==> run C <==
// bopit
module bopit(clk, rst, btnR, btnD, btnL, btnU, btnS, sw, seg, an, led, speaker 
    );
make LEC_CHECK=0 CAP_MARGIN=25 CELL_PAD_IN_SITES_GLOBAL_PLACEMENT=3 CORE_MARGIN=10 CORE_UTILIZATION=70 GPL_TIMING_DRIVEN=0 HOLD_SLACK_MARGIN=0.05 SETUP_SLACK_MARGIN=1.41 SLEW_MARGIN=40 finish   # period 10.0 ns
run.sh (not shown) runs the stock make flow with config.mk's settings and CLKGATE_MAP_FILE=.
==> run P (differences from run C) <==
==> flow/config.mk (replaced) <==
export PLATFORM = sky130hd
export DESIGN_NAME = bopit
export DESIGN_NICKNAME = bopit
export VERILOG_FILES = /design/flow/design.v
export SDC_FILE = /design/flow/constraint.sdc
export NUM_CORES = 4
export LEC_CHECK = 0
export CAP_MARGIN = 20
export CELL_PAD_IN_SITES_DETAIL_PLACEMENT = 2
export CELL_PAD_IN_SITES_GLOBAL_PLACEMENT = 3
export CORE_MARGIN = 2
export CORE_UTILIZATION = 40
export PLACE_DENSITY_LB_ADDON = 0.3
export SLEW_MARGIN = 20
==> run B (differences from run C) <==
==> flow/config.mk (replaced) <==
export PLATFORM = sky130hd
export DESIGN_NAME = bopit
export DESIGN_NICKNAME = bopit
export VERILOG_FILES = /design/flow/design.v
export SDC_FILE = /design/flow/constraint.sdc
export NUM_CORES = 4
export LEC_CHECK = 0
export CAP_MARGIN = 20
export CORE_MARGIN = 2
export CORE_UTILIZATION = 72
export SLEW_MARGIN = 20
==> flow/constraint.sdc (replaced) <==
create_clock -name core_clock -period 3.97 [get_ports {clk}]
set_input_delay 0.7940 -clock core_clock [delete_from_list [all_inputs] [get_ports {clk}]]
set_output_delay 0.7940 -clock core_clock [all_outputs]
set_load 0.01 [all_outputs]
==> run A (differences from run C) <==
==> flow/config.mk (replaced) <==
export PLATFORM = sky130hd
export DESIGN_NAME = bopit
export DESIGN_NICKNAME = bopit
export VERILOG_FILES = /design/flow/design.v
export SDC_FILE = /design/flow/constraint.sdc
export NUM_CORES = 4
export LEC_CHECK = 0
export ABC_AREA = 0
export CAP_MARGIN = 20
export CORE_MARGIN = 2
export CORE_UTILIZATION = 70
export CTS_CLUSTER_DIAMETER = 190
export CTS_CLUSTER_SIZE = 24
export HOLD_SLACK_MARGIN = 0.23
export SETUP_SLACK_MARGIN = 0.27
export SLEW_MARGIN = 20
==> flow/constraint.sdc (replaced) <==
create_clock -name core_clock -period 2.19 [get_ports {clk}]
set_input_delay 0.4380 -clock core_clock [delete_from_list [all_inputs] [get_ports {clk}]]
set_output_delay 0.4380 -clock core_clock [all_outputs]
set_load 0.01 [all_outputs]
==> comparison <==
Run B passed the timing, design-rule and antenna checks. Run A failed in global routing (5_1_grt) with GRT-0232. Run C stopped in global placement without I/O (3_1_place_gp_skip_io). Run P produced a clean layout. Against run B, the via count of run P is larger by 2.9%. Die area: run P > run C > run A > run B. Of run B and run P, run B has the higher first-iteration DRC count (gap 87%, measured against run P). Against run P, the sequential share of layout area of run B is higher by 1.0 points. Of run B and run P, run B has the higher non-clock buffer count (gap 3). Of run P and run B, run P has the higher count of clock-buffer cells in the layout (gap 8). Sequential cell count is the same in run B and run P.


==> branch quartz: inputs <==
Starting RTL as in the previous note.
Settings: LEC_CHECK=0, ABC_AREA=1, CAP_MARGIN=20, CORE_MARGIN=2, CORE_UTILIZATION=72, CTS_CLUSTER_SIZE=71, HOLD_SLACK_MARGIN=0.25, PLACE_DENSITY=0.36, SETUP_SLACK_MARGIN=0.28, SLEW_MARGIN=20; clock period 2.24 ns.
==> inputs of branch tundra, as changes to branch quartz <==
==> flow/config.mk (replaced) <==
export PLATFORM = sky130hd
export DESIGN_NAME = bopit
export DESIGN_NICKNAME = bopit
export VERILOG_FILES = /design/flow/design.v
export SDC_FILE = /design/flow/constraint.sdc
export NUM_CORES = 4
export LEC_CHECK = 0
export ABC_AREA = 1
export CAP_MARGIN = 0
export CORE_MARGIN = 2
export CORE_UTILIZATION = 72
export CTS_CLUSTER_SIZE = 99
export PLACE_DENSITY = 0.38
export SLEW_MARGIN = 20
export TNS_END_PERCENT = 10
==> flow/constraint.sdc (replaced) <==
create_clock -name core_clock -period 6.02 [get_ports {clk}]
set_input_delay 1.2040 -clock core_clock [delete_from_list [all_inputs] [get_ports {clk}]]
set_output_delay 1.2040 -clock core_clock [all_outputs]
set_load 0.01 [all_outputs]
==> comparison table <==
metric                                                          branch tundra             branch quartz
Run status                                   no timing/DRC/antenna violations  no timing/DRC/antenna violations
Worst setup path start                         clock_500.clk_500hz$_SDFF_PP0_     gameOn[21]$_SDFF_PP0_
Number of warnings the tools reported                                      40                        41
Total design power                                                    3760 uW                  10300 uW
Clkbuf count                                                               34                        37
Worst slew margin relative to its limit                                 29.5%                     56.4%
CP max stage delay                                                     820 ps                    320 ps
Amount of wire on met3 after detailed routing                         2250 um                   3080 um
Combinational logic power                                              365 uW                   1210 uW
Global-route wire length before repair                               53300 um                  53500 um
Drt first-iter violations                                                1188                      1332
Global routing met1 resource utilization                                43.2%                     41.9%
Achievable Freq                                                     0.324 GHz                 0.485 GHz
Switching power as a share of total power                               25.7%                     25.8%
Max stage delay cell, worst path                     sky130_fd_sc_hd__dfxtp_1  sky130_fd_sc_hd__dfxtp_2
Non-filler cells, final                                                  2126                      2182
End point of the most critical hold path              roundWon[27]$_SDFF_PP0_   ledCode[0]$_SDFFE_PP0P_
RSZ-0062 raised after global routing                                       no                       yes


==> inputs of job 4075 <==
==> flow/design.v <==
`timescale 1ns / 1ps
module display7(clk, seg_number, an_number, seg, an, btnU
    );
    input clk, btnU;
    output reg [7:0] seg;
    output reg [3:0] an;
    input wire [3:0] seg_number;
    input wire [1:0] an_number;
    always @ (*)
    begin 
        case(seg_number)
            4'h0: seg = 8'b11000000;
            4'h1: seg = 8'b11111001;
            4'h2: seg = 8'b10100100;
            4'h3: seg = 8'b10110000;
            4'h4: seg = 8'b10011001;
            4'h5: seg = 8'b10010010;
            4'h6: seg = 8'b10000010;
            4'h7: seg = 8'b11111000;
            4'h8: seg = 8'b10000000;
            4'h9: seg = 8'b10010000;
            default: seg = 8'b00000000;
        endcase
        case(an_number)
            2'b00: an = 4'b0111;
            2'b01:
            begin
            an = 4'b1011;
            seg[7] = 0;
            end
            2'b10: an = 4'b1101;
            2'b11: an = 4'b1110;
            default: an = 4'b0000;
        endcase
     end 
endmodule
`timescale 1ns / 1ps
module notes(clk, rst, speaker, signal
    );
    input clk;
    input rst;
    input [1:0] signal;
    output reg speaker;
    reg [3:0] seg_number;
    reg [1:0] an_number;
    reg [7:0] counter;
    always @(posedge clk)
    begin
        if (rst)
        begin
            counter <= 0;
            speaker <= 0;
        end
        else if (signal == 2'b00)
        begin
            counter <= 0;
            speaker <= 0;
        end  
        else if (signal == 2'b01)
        begin
            if(counter==55) counter <= 0; else counter <= counter+1;
            speaker <= counter[5];
        end
        else  
        begin
            if(counter==221) counter <= 0; else counter <= counter+1;
            speaker <= counter[7];
        end
    end
endmodule
`timescale 1ns / 1ps
module randomNumber #(parameter BITS = 5)(
    input clk,
    input rst,
    output reg [4:0] data
    );
   reg [4:0] data_next;
   always @* begin
    data_next[4] = data[4]^data[1];
    data_next[3] = data[3]^data[0];
    data_next[2] = data[2]^data_next[4];
    data_next[1] = data[1]^data_next[3];
    data_next[0] = data[0]^data_next[2];
   end
   always @(posedge clk) begin
    if(rst)
        data <= 5'h1f;
    else
        data <= data_next;
   end
endmodule
`timescale 1ns / 1ps
module clock_1hz(clk, rst, clk_1hz
    );
    input clk;
    input rst;
    output clk_1hz;
    reg clk_1hz;
    reg [12:0] counter;
    always @ (posedge clk)
        if (rst)
            begin
                counter <= 0;
                clk_1hz <= 0;
            end
        else if (counter == 13'd4999)
            begin
                counter <= 0;
                clk_1hz <= 1;
            end
        else
            begin
                clk_1hz <= 0;
                counter <= counter + 1;
            end    
endmodule
`timescale 1ns / 1ps
module clock_500hz(clk, rst, clk_500hz
    );
    input clk;
    input rst;
    output clk_500hz;
    reg clk_500hz;
    reg [3:0] counter;
    always @ (posedge clk)
        begin
            if (rst)
            begin
                counter <= 0;
                clk_500hz <= 0;
            end
            else if (counter == 4'd9)
            begin
                counter <= 0;
                clk_500hz <= 1;
            end
            else
            begin
                clk_500hz <= 0;
                counter <= counter + 1;
            end    
        end
endmodule
`timescale 1ns / 1ps
module bopit(clk, rst, btnR, btnD, btnL, btnU, btnS, sw, seg, an, led, speaker 
    );
    input clk;
    input rst;
    input btnR, btnS, btnD, btnU, btnL;
    input [7:0] sw;
    output reg [7:0] led;
    output [7:0] seg;
    output [3:0] an;
    reg [3:0] seg_number;
    reg [1:0] an_number;
    wire clk_1hz;  
    wire clk_500hz;  
    wire [4:0] randomBop;  
    output wire speaker;
    reg [1:0] signal;  
    reg [7:0] ledCode;
    reg [3:0] bopCode; 
    reg [3:0] ones_seconds;
    reg [3:0] tens_seconds;
    reg [3:0] ones_score;
    reg [3:0] tens_score;
    integer an_toggle;
    integer an_index;
    integer gameOn;
    integer command_type;
    integer command_number;
    integer roundWon;
    integer roundDelay;
    integer fail_count;
    notes bop_notes(
        .clk(clk),
        .rst(rst),
        .signal(signal),
        .speaker(speaker)
    );
    randomNumber randomNum (
        .clk(clk),
        .rst(rst),
        .data(randomBop)
    );
    clock_1hz clock_1 (
		.clk(clk), 
		.rst(rst),
		.clk_1hz(clk_1hz)
	);
    clock_500hz clock_500 (
        .clk(clk),
        .rst(rst),
        .clk_500hz(clk_500hz)
    );
    display7 segmentDisplay (
            .clk(clk), 
            .seg_number(seg_number), 
            .an_number(an_number), 
            .seg(seg), 
            .an(an), 
            .btnU(btnU) 
    );
    always @ (posedge clk)
    if (rst)
    begin
        ones_seconds <= 0;
        tens_seconds <= 0;
        command_type <= 10;
        command_number <= 8;
        an_toggle <= 0;
        an_index <= 0;
        ones_score <= 0;
        tens_score <= 0;
        bopCode <= 0;
        ledCode <= 0;
        gameOn <= 1;
        roundWon <= 0;
        roundDelay <= 0;
        signal <= 0;
        fail_count <= 0;
        seg_number <= 0;
        an_number <= 0;
        led <= 0;
    end
    else
    begin
        if (btnS)
        begin
            roundWon <= 0;
            roundDelay <= 0;
            gameOn <= 1;
            ones_score <= 0;
            tens_score <= 0;
            ones_seconds <= 0;
            tens_seconds <= 0;
            bopCode <= randomBop % 12;
            fail_count <= 0;
        end
        if (!roundWon)
        begin
        case(bopCode)
            0:
            begin  
                if (sw[0])
                begin
                    roundWon <= 1;
                end
                else if(sw[7:0] || btnU || btnL || btnD || btnR)
                begin
                    gameOn <= 0;
                end
            end
            1:
            begin  
                if (sw[1])
                begin
                    roundWon <= 1;
                end
                else if(sw[7:0] || btnU || btnL || btnD || btnR)
                begin
                    gameOn <= 0;
                end
            end
            2:
            begin  
                if (sw[2])
                begin
                    roundWon <= 1;
                end
                else if(sw[7:0] || btnU || btnL || btnD || btnR)
                begin
                    gameOn <= 0;
                end
            end
            3:
            begin  
                if (sw[3])
                begin
                    roundWon <= 1;
                end
                else if(sw[7:0] || btnU || btnL || btnD || btnR)
                begin
                    gameOn <= 0;
                end
            end
            4:
            begin  
                if (sw[4])
                begin
                    roundWon <= 1;
                end
                else if(sw[7:0] || btnU || btnL || btnD || btnR)
                begin
                    gameOn <= 0;
                end
            end
            5:
            begin  
                if (sw[5])
                begin
                    roundWon <= 1;
                end
                else if(sw[7:0] || btnU || btnL || btnD || btnR)
                begin
                    gameOn <= 0;
                end
            end
            6:
            begin  
                if (sw[6])
                begin
                    roundWon <= 1;
                end
                else if(sw[7:0] || btnU || btnL || btnD || btnR)
                begin
                    gameOn <= 0;
                end
            end
            7:
            begin  
                if (sw[7])
                begin
                    roundWon <= 1;
                end
                else if(sw[7:0] || btnU || btnL || btnD || btnR)
                begin
                    gameOn <= 0;
                end
            end
            8:
            begin  
                if (btnU)
                begin
                    roundWon <= 1;
                end
                else if(sw[7:0] || btnU || btnL || btnD || btnR)
                begin
                    gameOn <= 0;
                end
            end
            9:
            begin  
                if (btnR)
                begin
                    roundWon <= 1;
                end
                else if(sw[7:0] || btnU || btnL || btnD || btnR)
                begin
                    gameOn <= 0;
                end
            end
            10:
            begin  
                if (btnD)
                begin
                    roundWon <= 1;
                end
                else if(sw[7:0] || btnU || btnL || btnD || btnR)
                begin
                    gameOn <= 0;
                end
            end
            11:
            begin  
                if (btnL)
                begin
                    roundWon <= 1;
                end
                else if(sw[7:0] || btnU || btnL || btnD || btnR)
                begin
                    gameOn <= 0;
                end
            end
        endcase
        end
        if (clk_1hz && gameOn)
        begin
            if (roundWon)
            begin
                if (roundDelay == 0)
                    signal <= 1;
                if (roundDelay == 1)
                    signal <= 0;
                if (roundDelay == 3)
                begin
                    roundWon <= 0;
                    roundDelay <= 0;
                    bopCode <= randomBop % 12;
                    if (ones_score == 4'b1001)
                    begin
                       ones_score <= 0; 
                       tens_score <= tens_score + 1;
                    end
                    else
                    begin
                       ones_score <= ones_score + 1;
                    end
                end
                else
                begin
                    roundDelay <= roundDelay + 1;
                end
                   ones_seconds <= 0;
                   tens_seconds <= 0;
            end
            else
            begin 
                ones_seconds <= ones_seconds + 1;
                if (ones_seconds == 4'b1001)
                begin
                    ones_seconds <= 0; 
                    tens_seconds <= tens_seconds + 1;
                end
            end
        end
        if (tens_seconds == 4'b0001)
        begin
            ones_seconds <= 0;
            tens_seconds <= 0;
            gameOn <= 0;
        end
        if (clk_500hz && gameOn)  
        begin
            an_index <= an_toggle % 4;
            case(an_index)
                0:
                begin
                    if (bopCode > 4'b0111)  
                    begin
                        seg_number <= 4'b1000;
                        ledCode <= 8'b00000000;
                        led [7:0] <= ledCode [7:0];
                    end
                    else  
                    begin
                        seg_number <= 4'b0101;
                        ledCode <= 8'b00000001 << (bopCode % 8);
                        led [7:0] <= ledCode [7:0];
                    end
                    an_number <= an_index;
                end
                1:
                begin
                    seg_number <= bopCode % 8; 
                    an_number <= an_index;
                end
                2:
                begin
                    seg_number <= tens_seconds;
                    an_number <= an_index;
                end
                3:
                begin
                    seg_number <= ones_seconds;
                    an_number <= an_index;                  
                end
                default:
                begin
                    seg_number <= 0;
                    an_number <= 0;
                end
            endcase
            an_toggle <= an_toggle + 1;
        end
        else if (clk_500hz && !gameOn)
        begin
            if (fail_count != 500)
            begin
                signal <= 2;
                fail_count <= fail_count + 1;
            end
            if (fail_count == 500)
                signal <= 0;
            an_index <= an_toggle % 4;
            case(an_index)
                0:
                begin
                    seg_number <= 0;
                    an_number <= an_index;
                end
                1:
                begin
                    seg_number <= 0;
                    an_number <= an_index;
                end
                2:
                begin
                    seg_number <= tens_score;
                    an_number <= an_index;
                end
                3:
                begin
                    seg_number <= ones_score;
                    an_number <= an_index;                  
                end
                default:
                begin
                    seg_number <= 0;
                    an_number <= 0;
                end
            endcase
            an_toggle <= an_toggle + 1;
        end
    end
endmodule
==> flow/run.sh <==
#!/bin/bash
# the make line also repeats each setting of config.mk as NAME=value (left out here)
make -C /OpenROAD-flow-scripts/flow DESIGN_CONFIG=/design/flow/config.mk WORK_HOME=/design/flow/orfs CLKGATE_MAP_FILE= finish
==> flow/config.mk <==
export PLATFORM = sky130hd
export DESIGN_NAME = bopit
export DESIGN_NICKNAME = bopit
export VERILOG_FILES = /design/flow/design.v
export SDC_FILE = /design/flow/constraint.sdc
export NUM_CORES = 4
export LEC_CHECK = 0
export ABC_AREA = 1
export CAP_MARGIN = 0
export CELL_PAD_IN_SITES_DETAIL_PLACEMENT = 0
export CELL_PAD_IN_SITES_GLOBAL_PLACEMENT = 3
export CORE_MARGIN = 2
export CORE_UTILIZATION = 48
export CTS_CLUSTER_DIAMETER = 237
export CTS_CLUSTER_SIZE = 69
export GPL_ROUTABILITY_DRIVEN = 1
export HOLD_SLACK_MARGIN = 0.2
export MIN_ROUTING_LAYER = met2
export PLACE_DENSITY_LB_ADDON = 0.24
export SETUP_SLACK_MARGIN = 0.39
export SLEW_MARGIN = 35
export TNS_END_PERCENT = 30
==> flow/constraint.sdc <==
create_clock -name core_clock -period 4.52 [get_ports {clk}]
set_input_delay 0.9040 -clock core_clock [delete_from_list [all_inputs] [get_ports {clk}]]
set_output_delay 0.9040 -clock core_clock [all_outputs]
set_load 0.01 [all_outputs]
==> inputs of job 5114, as changes to job 4075 <==
Settings changed: ABC_AREA 1 to unset, CAP_MARGIN 0 to 20, CELL_PAD_IN_SITES_DETAIL_PLACEMENT 0 to unset, CELL_PAD_IN_SITES_GLOBAL_PLACEMENT 3 to unset, CORE_UTILIZATION 48 to 72, CTS_CLUSTER_DIAMETER 237 to unset, CTS_CLUSTER_SIZE 69 to unset, GPL_ROUTABILITY_DRIVEN 1 to unset, HOLD_SLACK_MARGIN 0.2 to unset, MAX_ROUTING_LAYER set to met4, MIN_ROUTING_LAYER met2 to unset, PLACE_DENSITY_LB_ADDON 0.24 to unset, SETUP_SLACK_MARGIN 0.39 to 1.07, SLEW_MARGIN 35 to 20, TNS_END_PERCENT 30 to unset.
==> flow/constraint.sdc (replaced) <==
create_clock -name core_clock -period 7.48 [get_ports {clk}]
set_input_delay 1.4960 -clock core_clock [delete_from_list [all_inputs] [get_ports {clk}]]
set_output_delay 1.4960 -clock core_clock [all_outputs]
set_load 0.01 [all_outputs]
==> inputs of job 6807, as changes to job 4075 <==
Settings changed: CAP_MARGIN 0 to 20, CELL_PAD_IN_SITES_DETAIL_PLACEMENT 0 to unset, CELL_PAD_IN_SITES_GLOBAL_PLACEMENT 3 to unset, CORE_UTILIZATION 48 to 72, CTS_CLUSTER_DIAMETER 237 to 395, CTS_CLUSTER_SIZE 69 to unset, GPL_ROUTABILITY_DRIVEN 1 to unset, HOLD_SLACK_MARGIN 0.2 to unset, MIN_ROUTING_LAYER met2 to unset, PLACE_DENSITY_LB_ADDON 0.24 to unset, SETUP_SLACK_MARGIN 0.39 to unset, SLEW_MARGIN 35 to 20, TNS_END_PERCENT 30 to unset.
==> flow/constraint.sdc (replaced) <==
create_clock -name core_clock -period 2.26 [get_ports {clk}]
set_input_delay 0.4520 -clock core_clock [delete_from_list [all_inputs] [get_ports {clk}]]
set_output_delay 0.4520 -clock core_clock [all_outputs]
set_load 0.01 [all_outputs]
==> inputs of job 8496, as changes to job 4075 <==
Settings changed: ABC_AREA 1 to unset, CAP_MARGIN 0 to 20, CELL_PAD_IN_SITES_DETAIL_PLACEMENT 0 to unset, CELL_PAD_IN_SITES_GLOBAL_PLACEMENT 3 to unset, CORE_UTILIZATION 48 to 40, CTS_CLUSTER_DIAMETER 237 to unset, CTS_CLUSTER_SIZE 69 to unset, GPL_ROUTABILITY_DRIVEN 1 to unset, HOLD_SLACK_MARGIN 0.2 to unset, MIN_ROUTING_LAYER met2 to unset, PLACE_DENSITY_LB_ADDON 0.24 to unset, SETUP_SLACK_MARGIN 0.39 to unset, SLEW_MARGIN 35 to 20, TNS_END_PERCENT 30 to unset.
==> flow/constraint.sdc (replaced) <==
create_clock -name core_clock -period 10.0 [get_ports {clk}]
set_input_delay 2.0000 -clock core_clock [delete_from_list [all_inputs] [get_ports {clk}]]
set_output_delay 2.0000 -clock core_clock [all_outputs]
set_load 0.01 [all_outputs]
==> run notes <==
impl run done, here's what came out: Top cells by area=dfxtp_1, nand2_1, nor2_1, cell count in the Yosys report=1883, yosys stat chip area=12950 um^2, status=no timing/DRC/antenna violations, die area=19080 um^2, core area=17780 um^2, Avg Cell Area, Syn=6.879 um^2, die width=138.1 um, num rows=49, Seq/Total Area, Yosys=38.33%, Area leader share=38.33%, Post-Synth XOR/XNOR Area=3.448%, Mapped Area=12950 um^2, FA/HA/MAJ Cells, Area Fraction=2.125%, synth unique cells=46, Post-Syn Instances=1883
That was job 6807.
==> run notes <==
run metrics: num rows=60, Stop Error=[ERROR FLW-0024] Place density exceeds 1.0 (current PLACE_DENSITY_LB_ADDON =  0.24). Please check if the value of  PLACE_DENSITY_LB_ADDON is between 0 and 0.99., core area=26730 um^2, Mapped Area=12950 um^2, status=stopped before the end, synth unique cells=46, die area=28320 um^2, Stop stage=3_1_place_gp_skip_io, die width=168.3 um, Avg Cell Area, Syn=6.879 um^2, yosys stat chip area=12950 um^2
That was job 4075.
==> run notes <==
impl run done, here's what came out: status=no timing/DRC/antenna violations, Post-Syn Instances=1375, cell count in the Yosys report=1375, yosys stat chip area=11680 um^2, via-per-instance ratio=6.264, die area=17260 um^2, Top cells by area=dfxtp_1, nand2_1, and2_1, Area leader share=42.49%, die width=131.4 um, synth unique cells=79, num rows=46, Post-Synth XOR/XNOR Area=4.497%, Mapped Area=11680 um^2
That was job 5114.
==> run notes <==
impl run done, here's what came out: Post-Synth XOR/XNOR Area=4.497%, Top cells by area=dfxtp_1, nand2_1, and2_1, FA/HA/MAJ Cells, Area Fraction=2.356%, yosys stat chip area=11680 um^2, Post-Syn Instances=1375, die area=30600 um^2, cell count in the Yosys report=1375, synth unique cells=79, status=no timing/DRC/antenna violations
That was job 8496.
Power figures rest on the tool's default switching activity, not on a simulated workload.
